## exp/indigo
## recon_top_level
module recon_top_level#(parameter WIDTH = 15)( 
input [WIDTH:0] Xo, Zo , Yo,
input clk,
input ext_reset,
input [1:0] sel,
output [WIDTH:0] mac_out,
output [WIDTH:0] f,
input af_en,
output complete
);
wire [WIDTH:0] z, coshz, sinhz;
wire reset3;
Neuron #(WIDTH)inneuron(Xo,Yo,Zo,clk,ext_reset, sinhz,coshz,z,reset3,complete,mac_out,af_en);
wire sign_z=z[WIDTH];
wire [WIDTH:0]relu ;
assign relu=sign_z?0:z;
wire [WIDTH:0] ez, ez_1;
add_sub #(WIDTH) adder1(coshz, sinhz, sel[0], ez);
add_sub #(WIDTH) adder2(ez, 16'b0000010000000000, sel[0], ez_1);
wire [WIDTH:0] w2,w3;
wire [WIDTH:0] divisor , dividend;
mux  #(WIDTH)m1(ez, coshz, sel[0], w2);
mux #(WIDTH) m2(ez_1, sinhz, sel[0], w3);
wire [WIDTH:0] div_out;
assign divisor =  {w3[15], (w3[14:0]>>2) };
assign dividend = {w2[15], (w2[14:0]>>2) };
wire [WIDTH:0] X_divout,Y_divout;
recon #(WIDTH) r_div(
 clk,reset3,1'b0,1'b1,
divisor, dividend ,16'b0,
 X_divout , Y_divout , div_out
);
assign f=sel[1]?(sel[0]?mac_out:relu):div_out;  
endmodule
export LEC_CHECK = 0
export ABC_AREA = 0
export CAP_MARGIN = 20
export CELL_PAD_IN_SITES_DETAIL_PLACEMENT = 2
export CORE_ASPECT_RATIO = 1.14
export CORE_MARGIN = 6
export CORE_UTILIZATION = 71
export CTS_CLUSTER_DIAMETER = 291
export GPL_ROUTABILITY_DRIVEN = 0
export GPL_TIMING_DRIVEN = 0
export MIN_ROUTING_LAYER = met2
export SETUP_SLACK_MARGIN = 1.63
export SLEW_MARGIN = 10
export TNS_END_PERCENT = 80
create_clock -name core_clock -period 12.9 [get_ports {clk}]
run.sh (not shown) runs the stock make flow with config.mk's settings and CLKGATE_MAP_FILE=.
exp/indigo: it failed with a tool error in 3_5_place_dp, so there are no final results.
The inputs of exp/delta differ from those of exp/indigo as listed below.
# exp/indigo
export LEC_CHECK = 0
export ABC_AREA = 0
export CAP_MARGIN = 20
export CELL_PAD_IN_SITES_DETAIL_PLACEMENT = 2
export CORE_ASPECT_RATIO = 1.14
export CORE_MARGIN = 6
export CORE_UTILIZATION = 71
export CTS_CLUSTER_DIAMETER = 291
export GPL_ROUTABILITY_DRIVEN = 0
export GPL_TIMING_DRIVEN = 0
export MIN_ROUTING_LAYER = met2
export SETUP_SLACK_MARGIN = 1.63
export SLEW_MARGIN = 10
export TNS_END_PERCENT = 80
create_clock -name core_clock -period 12.9 [get_ports {clk}]
# exp/delta
export LEC_CHECK = 0
export ABC_AREA = 1
export CAP_MARGIN = 20
export CELL_PAD_IN_SITES_DETAIL_PLACEMENT = 1
export CORE_ASPECT_RATIO = 0.5
export CORE_MARGIN = 6
export CORE_UTILIZATION = 45
export CTS_CLUSTER_DIAMETER = 308
export CTS_CLUSTER_SIZE = 100
export GPL_ROUTABILITY_DRIVEN = 0
export MIN_ROUTING_LAYER = met1
export PLACE_DENSITY_LB_ADDON = 0.28
export SETUP_SLACK_MARGIN = -0.64
export SLEW_MARGIN = 40
export TNS_END_PERCENT = 35
create_clock -name core_clock -period 12.9 [get_ports {clk}]
## What came out
- exp/delta completed end to end with timing, DRC and antenna clean.
- exp/delta vs exp/indigo: synthesized cell count up by more than 10%
- Compared exp/delta vs exp/indigo, and height of the die is down in exp/delta.
- In the flow results for exp/delta and exp/indigo, the number of distinct library cells after synthesis is smaller on exp/delta.
- | xor-xnor portion of the synthesized cell area | higher: exp/delta |
- Run comparison: exp/delta main combinational cell family by area after synthesis simple AND/OR/NAND/NOR gates; exp/indigo main combinational cell family by area after synthesis AND-OR/OR-AND gates
- Delta (exp/delta minus exp/indigo): sequential cell area fraction in the yosys report grew by 1.0 points, area fraction in mux cells shrank by 10 points.
- The lower area of the mapped netlist came out of exp/delta.
- Taking exp/indigo as the reference, in exp/delta standard cell core area has increased, synthesized netlist net count picked up an extra 372, post-synth area from yosys stat now sits lower.
[inputs] exp/juniper vs exp/delta
# exp/delta
export LEC_CHECK = 0
export ABC_AREA = 1
export CAP_MARGIN = 20
export CELL_PAD_IN_SITES_DETAIL_PLACEMENT = 1
export CORE_ASPECT_RATIO = 0.5
export CORE_MARGIN = 6
export CORE_UTILIZATION = 45
export CTS_CLUSTER_DIAMETER = 308
export CTS_CLUSTER_SIZE = 100
export GPL_ROUTABILITY_DRIVEN = 0
export MIN_ROUTING_LAYER = met1
export PLACE_DENSITY_LB_ADDON = 0.28
export SETUP_SLACK_MARGIN = -0.64
export SLEW_MARGIN = 40
export TNS_END_PERCENT = 35
create_clock -name core_clock -period 12.9 [get_ports {clk}]
# exp/juniper
export LEC_CHECK = 0
export ABC_AREA = 1
export CAP_MARGIN = 20
export CORE_MARGIN = 2
export CORE_UTILIZATION = 69
export SLEW_MARGIN = 20
create_clock -name core_clock -period 4.8 [get_ports {clk}]
exp/juniper terminated abnormally: 5_1_grt reported GRT-0232.
The higher number of post-CTS setup repair buffers of exp/delta and exp/juniper is in exp/juniper.
exp/juniper vs exp/delta on horizontal die dimension: exp/juniper is the lower one.
Comparing exp/delta against exp/juniper, there is no change at all in number of flops mapped to enable cells by yosys.
Between exp/delta and exp/juniper, die area is lower for exp/juniper, exp/delta comes in above that.
Diff exp/delta -> exp/juniper: yosys stat chip area stayed essentially flat, area of the placeable core fell by 34%.
### exp/juniper -> exp/lagoon
# exp/juniper
export LEC_CHECK = 0
export ABC_AREA = 1
export CAP_MARGIN = 20
export CORE_MARGIN = 2
export CORE_UTILIZATION = 69
export SLEW_MARGIN = 20
create_clock -name core_clock -period 4.8 [get_ports {clk}]
# exp/lagoon
export LEC_CHECK = 0
export ABC_AREA = 1
export CAP_MARGIN = 20
export CORE_MARGIN = 2
export CORE_UTILIZATION = 72
export CTS_CLUSTER_DIAMETER = 400
export SLEW_MARGIN = 20
create_clock -name core_clock -period 2.87 [get_ports {clk}]
exp/juniper fits on a die that is larger than the die of exp/lagoon. exp/lagoon vs. exp/juniper: cell total in the yosys stat output closely matched the old numbers; area of the core region decreased by 3.8% relative to the old numbers. Re I/O pin count: no difference whatsoever between exp/lagoon and exp/juniper. The run showing the smaller starting density of the core is exp/juniper. Per the comparison of exp/lagoon with exp/juniper, distinct cell type count of the synthesized netlist did not really move, final weighted congestion in routability-driven placement went up. Comparing exp/juniper and exp/lagoon, height of the chip is higher on exp/juniper. Floorplan die width, exp/lagoon vs exp/juniper: down by a few percent. exp/juniper -> exp/lagoon: register share after synthesis delta 0, exact match. exp/lagoon got as far as 3_5_place_dp, where a tool error ended the run.
diff inputs: exp/lagoon => exp/tundra
# exp/lagoon
export LEC_CHECK = 0
export ABC_AREA = 1
export CAP_MARGIN = 20
export CORE_MARGIN = 2
export CORE_UTILIZATION = 72
export CTS_CLUSTER_DIAMETER = 400
export SLEW_MARGIN = 20
create_clock -name core_clock -period 2.87 [get_ports {clk}]
# exp/tundra
export LEC_CHECK = 0
export CAP_MARGIN = 20
export CORE_MARGIN = 2
export CORE_UTILIZATION = 11
export SLEW_MARGIN = 20
create_clock -name core_clock -period 9.1 [get_ports {clk}]
### Flow results
- exp/tundra ran to completion and came out clean on the timing, DRC and antenna checks.
- Sequential element share of the synthesized area, exp/lagoon and exp/tundra: lower on exp/tundra
- Lower die area goes to exp/lagoon over exp/tundra.
- [compare] base=exp/lagoon new=exp/tundra: area inside the core boundary grew by 580%; flip-flop and latch count after synthesis held steady; synthesis area per yosys picked up an extra about 4%; synthesized area higher.
- Of exp/lagoon and exp/tundra, the run reporting the lower number of core rows was exp/lagoon.
- Run comparison: exp/lagoon dominant combinational cell family by area after synthesis simple AND/OR/NAND/NOR gates; exp/tundra dominant combinational cell family by area after synthesis AND-OR/OR-AND gates
